P:
## sin_cos
module sin_cos #(
	parameter	ASIZE	=	16,
	parameter	DSIZE	= 	16,
	parameter	RNUM	= 	16
)(
	input				clock 	,
	input [ASIZE-1:0]	angle   ,
	output[DSIZE-1:0]	cos		,
	output[DSIZE-1:0]	sin		
);
localparam	RSIZE	= (RNUM > 16)? 16 : RNUM;
localparam		Angle_45		= 45*2**     (1*ASIZE)	/90,			 
				Angle_26		= 26.5651*2**(1*ASIZE)	/90,       
				Angle_14		= 14.0362*2**(1*ASIZE)	/90,       
				Angle_7			= 7.1250*2** (1*ASIZE)	/90,        
				Angle_3			= 3.5763*2** (1*ASIZE)	/90,        
				Angle_1_7899	= 1.7899*2** (1*ASIZE)	/90,        
				Angle_0_8952	= 0.8952*2** (1*ASIZE)	/90,        
				Angle_0_4476	= 0.4476*2** (1*ASIZE)	/90,        
				Angle_0_2238	= 0.2238*2** (1*ASIZE)	/90,        
				Angle_0_1119	= 0.1119*2** (1*ASIZE)	/90,
				Angle_0_0560	= 0.0560*2** (1*ASIZE)	/90,
				Angle_0_0280	= 0.0280*2** (1*ASIZE)	/90,    	
                Angle_0_0140    = 0.0140*2** (1*ASIZE)	/90,
                Angle_0_0070    = 0.0070*2** (1*ASIZE)	/90,
                Angle_0_0035    = 0.0035*2** (1*ASIZE)	/90,
                Angle_0_0017    = 0.0017*2** (1*ASIZE)	/90,
                Angle_0_0009    = 0.0009*2** (1*ASIZE)	/90;
wire [ASIZE-1:0]	ANGLE [16:0];
assign	ANGLE [ 0]	= Angle_45				;    
assign	ANGLE [ 1]	= Angle_26	            ;
assign	ANGLE [ 2]	= Angle_14	            ;
assign	ANGLE [ 3]	= Angle_7		        ;
assign	ANGLE [ 4]	= Angle_3		        ;
assign	ANGLE [ 5]	= Angle_1_7899          ;
assign	ANGLE [ 6]	= Angle_0_8952          ;
assign	ANGLE [ 7]	= Angle_0_4476          ;
assign	ANGLE [ 8]	= Angle_0_2238          ;
assign	ANGLE [ 9]	= Angle_0_1119          ;
assign	ANGLE [10]	= Angle_0_0560          ;
assign	ANGLE [11]	= Angle_0_0280          ;
assign	ANGLE [12]	= Angle_0_0140          ;
assign	ANGLE [13]	= Angle_0_0070          ;
assign	ANGLE [14]	= Angle_0_0035          ;
assign	ANGLE [15]	= Angle_0_0017          ;
assign	ANGLE [16]	= Angle_0_0009          ;
wire[ASIZE-1:0]		angle_value	[RSIZE-1:0];
  ...
Size in the first run: about 8400 cells after synthesis, ~970 flip-flops, about 49 I/O pins, roughly 79000 um2 of cells after synthesis.
export LEC_CHECK = 0
export CAP_MARGIN = 35
export CORE_MARGIN = 2
export CORE_UTILIZATION = 72
export CTS_CLUSTER_DIAMETER = 103
export SETUP_SLACK_MARGIN = -0.33
export SLEW_MARGIN = 20
create_clock -name core_clock -period 4.94 [get_ports {clock}]
run.sh (not shown) runs the stock make flow with config.mk's settings and CLKGATE_MAP_FILE=.
P completed end to end; final checks failed (negative setup slack).
The following lists how Q was set up differently from P:
Settings: clearing SETUP_SLACK_MARGIN, which used to be -0.33; swapping 72 for 40 in CORE_UTILIZATION; swapping 35 for 20 in CAP_MARGIN; clearing CTS_CLUSTER_DIAMETER, which used to be 103; swapping 4.94 for 3.76 in the clock period (ns, I/O delays scaled along).
--- outcome ---
Setup slack: Q less than P. Diff P -> Q: critical path depth went down by 1, clock period minus worst slack now sits lower. P: flow complete, layout not clean; failing: negative setup slack. Although Q finished all stages, its layout failed final checks on negative setup slack. Summary: pre-CTS setup slack, Q worse than P. From P to Q the numbers moved as follows: total wire length after detailed routing decreased by 11% relative to the old numbers, number of non-clock buffers in the layout increased by 106 relative to the old numbers, final design area excluding fillers increased by 3.4% relative to the old numbers, flop count closely matched the old numbers. Number of resized instances in the post-cts repair step went down by more than 10% going from P to Q.
[inputs] R vs Q
Settings: SETUP_SLACK_MARGIN newly set to 1.39; CORE_UTILIZATION changed from 40 to 66; the clock period (ns, I/O delays scaled along) changed from 3.76 to 5.63.
Notes after the runs:
Ran to the end and failed final checks on negative setup slack: R.
The post-synthesis share of cell area spent on and, or, nand and nor gates on R is in line with that on Q.
[R vs Q] sum of met3 wire segment lengths after detailed routing: higher in R
Going from Q to R, share of the clock period used by the worst path lost 53 points; worst hold slack picked up an extra 0.0056 ns; data required time at the worst endpoint picked up an extra 1.91 ns.
R: final-layout fill cell count is about 55% lower than what Q reported.
diff inputs: R => S
Settings: CORE_UTILIZATION now 40, was 66; SETUP_SLACK_MARGIN no longer set, was 1.39; the clock period (ns, I/O delays scaled along) now 6.3, was 5.63.
Notes after the runs:
S falls short of R in total core area. On S: global routing usage on met2 is 23 points lower than what R gave. Every stage of the flow completed for S, and the final layout passed the timing, design-rule and antenna checks. Complete run, failing final checks: R, reason negative setup slack. Re max-capacitance violation count: no difference whatsoever between R and S. R leaves less setup margin than S. Of the two values seen for master of the slowest instance on the critical path, or4b_4 was produced by R and fa_2 by S. Between S and R, it is S whose total number of tap cells is higher, by about 60%.
Modified inputs, T compared to S
Settings: setting PLACE_DENSITY_LB_ADDON to 0.0 for the first time; changing CORE_UTILIZATION from 40 to 72; setting SETUP_SLACK_MARGIN to 1.63 for the first time; setting CTS_CLUSTER_SIZE to 74 for the first time; changing the clock period (ns, I/O delays scaled along) from 6.3 to 5.63.
Findings:
Layout checks on T: not met. Flow itself completed; violations: negative setup slack.
T vs S: clock buffer instance count of the final layout down slightly
In T relative to S, global-route wire length before repair had gone up by a few percent.
Relative to S, register fraction of the total cell area has decreased by 0.65 points in T.
Total stage count of the critical path: S vs T identical
